==> violet <==
==> flow/design.v (excerpt) <==
module lcd_driver_top (
    input  wire clk,
    input  wire rst_n,
    output wire lcd_resetn,
    output wire lcd_cs,
    output wire lcd_dc,
    output wire lcd_sclk,
    output wire lcd_sda
);
wire ds_fifo_write_valid;
wire [8:0] ds_fifo_write_data;
wire ds_fifo_write_ready;
wire fifo_serial_read_valid;
wire [8:0] fifo_serial_read_data;
wire fifo_serial_read_ready;
data_source data_source_inst (
    .clk(clk),
    .rst_n(rst_n),
    .fifo_write_valid(ds_fifo_write_valid),
    .fifo_write_data(ds_fifo_write_data),
    .fifo_write_ready(ds_fifo_write_ready),
    .lcd_resetn(lcd_resetn)
);
fifo #(
    .DEPTH(16),
    .WIDTH(9)
) fifo_inst (
    .clk(clk),
    .rst_n(rst_n),
    .read_ready(fifo_serial_read_ready),
    .read_valid(fifo_serial_read_valid),
    .read_data(fifo_serial_read_data),
    .write_ready(ds_fifo_write_ready),
    .write_valid(ds_fifo_write_valid),
    .write_data(ds_fifo_write_data)
);
serializer serializer_inst (
    .clk(clk),
  ...
Settings: LEC_CHECK=0, ABC_AREA=1, CAP_MARGIN=20, CELL_PAD_IN_SITES_DETAIL_PLACEMENT=0, CELL_PAD_IN_SITES_GLOBAL_PLACEMENT=0, CORE_MARGIN=2, CORE_UTILIZATION=71, CTS_CLUSTER_SIZE=41, GPL_ROUTABILITY_DRIVEN=0, MIN_ROUTING_LAYER=met1, PLACE_DENSITY_LB_ADDON=0.11, SETUP_SLACK_MARGIN=-0.07, SLEW_MARGIN=35; clock period 2.34 ns.
run.sh (not shown) runs the stock make flow with config.mk's settings and CLKGATE_MAP_FILE=.
==> inputs of raven, as changes to violet <==
==> flow/config.mk (replaced) <==
export PLATFORM = sky130hd
export DESIGN_NAME = lcd_driver_top
export DESIGN_NICKNAME = lcd_driver_top
export VERILOG_FILES = /design/flow/design.v
export SDC_FILE = /design/flow/constraint.sdc
export NUM_CORES = 4
export LEC_CHECK = 0
export ABC_AREA = 1
export CAP_MARGIN = 20
export CORE_MARGIN = 2
export CORE_UTILIZATION = 72
export CTS_CLUSTER_SIZE = 15
export PLACE_DENSITY_LB_ADDON = 0.0
export SLEW_MARGIN = 20
==> flow/constraint.sdc (replaced) <==
create_clock -name core_clock -period 2.14 [get_ports {clk}]
set_input_delay 0.4280 -clock core_clock [delete_from_list [all_inputs] [get_ports {clk}]]
set_output_delay 0.4280 -clock core_clock [all_outputs]
set_load 0.01 [all_outputs]
==> flow_summary_export.csv <==
group,metric,value,unit
final_timing,timing.final.ws_setup,-0.188,ns
detailed_routing,routed-wl-met3,3.41,mm
power_and_ir_drop,p_comb,0.000109,W
outcome,run_status,"failed layout checks",
placed_design,postPlaceCellArea,0.0149,mm²
final_timing,setup_viol,140,
setup_path,worstPathArrival,2.93,ns
outcome,check-failures,"setup timing",
global_routing,global_route.usage.met2,62.3,%
setup_path,worst_path_most_repeated_cell,"sky130_fd_sc_hd__nand2_1",
-- figures above: violet

==> flow_summary_export.csv <==
group,metric,value,unit
yosys,yosysCellCount,1946,
clock_tree,clock_sink_count,263,
yosys,yosysWarningCount,4,
placed_design,io_buffer_count,6,
yosys,ys_async_sr_fraction,100,%
yosys,synth_area_per_cell,7.42,µm²
outcome,flow.stopped_at,"global routing (5_1_grt)",
yosys,xor_area_share,2.06,%
yosys,edf_count,0,
yosys,synth_flop_count,263,
yosys,synth-simple-area-share,33.4,%
yosys,syn_area,0.0144,mm²
clock_tree,cts_hold_buf,1,
yosys,synth.cellmix.adderShare,2.34,%
placed_design,detailedPlace.worstSlack,-0.168,ns
placed_design,numPlacedInstances,2227,
placed_design,postPlaceCellArea,0.0152,mm²
yosys,postSynth.topFlopCell,"sky130_fd_sc_hd__dfrtp_1",
outcome,run_status,"did not finish",
-- figures above: raven


* * *

==> run B: inputs <==
Starting RTL as in the previous note.
make LEC_CHECK=0 CAP_MARGIN=20 CELL_PAD_IN_SITES_DETAIL_PLACEMENT=0 CORE_ASPECT_RATIO=0.72 CORE_MARGIN=2 CORE_UTILIZATION=18 CTS_CLUSTER_DIAMETER=356 HOLD_SLACK_MARGIN=0.12 PLACE_DENSITY_LB_ADDON=0.08 SLEW_MARGIN=0 TNS_END_PERCENT=40 finish   # period 4.24 ns
==> inputs of run C, as changes to run B <==
Settings changed: ABC_AREA from default to 1, CELL_PAD_IN_SITES_DETAIL_PLACEMENT 0 to default, CORE_ASPECT_RATIO 0.72 to default, CORE_UTILIZATION 18 to 72, CTS_CLUSTER_DIAMETER 356 to 357, CTS_CLUSTER_SIZE from default to 30, HOLD_SLACK_MARGIN 0.12 to default, PLACE_DENSITY_LB_ADDON 0.08 to default, SLEW_MARGIN 0 to 20, TNS_END_PERCENT 40 to default.
==> flow/constraint.sdc (replaced) <==
create_clock -name core_clock -period 2.1 [get_ports {clk}]
set_input_delay 0.4200 -clock core_clock [delete_from_list [all_inputs] [get_ports {clk}]]
set_output_delay 0.4200 -clock core_clock [all_outputs]
set_load 0.01 [all_outputs]
==> inputs of run M, as changes to run B <==
Settings changed: ABC_AREA from default to 1, CELL_PAD_IN_SITES_DETAIL_PLACEMENT 0 to default, CORE_ASPECT_RATIO 0.72 to default, CORE_UTILIZATION 18 to 72, CTS_CLUSTER_DIAMETER 356 to default, HOLD_SLACK_MARGIN 0.12 to default, PLACE_DENSITY_LB_ADDON 0.08 to default, SLEW_MARGIN 0 to 20, TNS_END_PERCENT 40 to default.
==> flow/constraint.sdc (replaced) <==
create_clock -name core_clock -period 2.58 [get_ports {clk}]
set_input_delay 0.5160 -clock core_clock [delete_from_list [all_inputs] [get_ports {clk}]]
set_output_delay 0.5160 -clock core_clock [all_outputs]
set_load 0.01 [all_outputs]
==> flow_metrics.py <==
# Flow results
metrics = {
    "worst_setup_path": {
        "maximum_net_fanout_on_the_critical_path": 18,
        "critPathLaunchType": "flop",
        "launch_instance_of_the_worst_register_to_register_path": "fifo_inst.rd_ptr[3]$_DFFE_PN0P_",
    },
    "pwr": {
        "p_sw_mw": 1.75,
        "switching_share_pct": 21.2,
        "pg_seq_mw": 4.12,
    },
    "outcome": {
        "status": "timing/DRC/antenna clean",
    },
    "sta": {
        "relSlewSlack_pct": 44.7,
    },
    "finish": {
        "comb_cells": 1463,
        "non_cts_inverters": 157,
        "combAreaFraction_pct": 44.0,
        "finish.utilization_pct": 80.8,
    },
    "clocking": {
        "cts_repair_resize_count": 0,
        "hold_buffers": 1,
    },
    "drt": {
        "vias_per_cell": 6.14,
    },
    "synth": {
        "netlist_logic_family_top": "simple AND/OR/NAND/NOR gates",
    },
    "placed_design": {
        "placedCellCount": 2193,
    },
}
# the run above: run M

==> flow_metrics.py <==
# Flow results
metrics = {
    "outcome": {
        "status": "timing/DRC/antenna clean",
    },
    "finish": {
        "non_cts_inverters": 31,
        "comb_cells": 919,
        "combAreaFraction_pct": 42.3,
    },
    "clocking": {
        "hold_buffers": 0,
        "cts_repair_resize_count": 0,
    },
    "pwr": {
        "switching_share_pct": 23.5,
        "p_sw_mw": 1.30,
        "pg_seq_mw": 2.51,
    },
    "placed_design": {
        "placedCellCount": 2262,
    },
    "worst_setup_path": {
        "maximum_net_fanout_on_the_critical_path": 9,
        "launch_instance_of_the_worst_register_to_register_path": "fifo_inst.wr_ptr[2]$_DFFE_PN0P_",
    },
    "synth": {
        "netlist_logic_family_top": "AND-OR/OR-AND gates",
    },
    "sta": {
        "relSlewSlack_pct": 30.1,
    },
}
# the run above: run B

==> flow_metrics.py <==
# Metrics from the implementation run
metrics = {
    "synth": {
        "synth_sequential_area_ratio_pct": 45.6,
        "number_of_synthesis_warnings": 4,
        "yosys_adder_share_pct": 2.34,
        "synth_chip_area_sq_um": 14400,
        "edf_count": 0,
        "netlist_logic_family_top": "simple AND/OR/NAND/NOR gates",
        "synth_top_cell_by_area": "sky130_fd_sc_hd__dfrtp_1",
        "synth_stat.cells": 1946,
    },
    "floorplanning": {
        "design.core.area_sq_um": 19600,
        "top_level_ports": 7,
        "die_y_microns": 146,
        "chip_area_sq_um": 21200,
        "die-width_microns": 146,
        "initial_core_util_pct": 73.7,
    },
    "placed_design": {
        "pre_cts_slack_ns": -0.524,
        "number_of_input_and_output_port_buffers_inserted": 6,
        "placedCellCount": 2236,
    },
    "outcome": {
        "status": "did not finish",
        "outcome.stop_stage": "global routing (5_1_grt)",
    },
    "clocking": {
        "cts_repair_resize_count": 106,
        "hold_buffers": 1,
    },
}
# the run above: run C

No activity file was given, so power comes from the tool's default toggle rates.
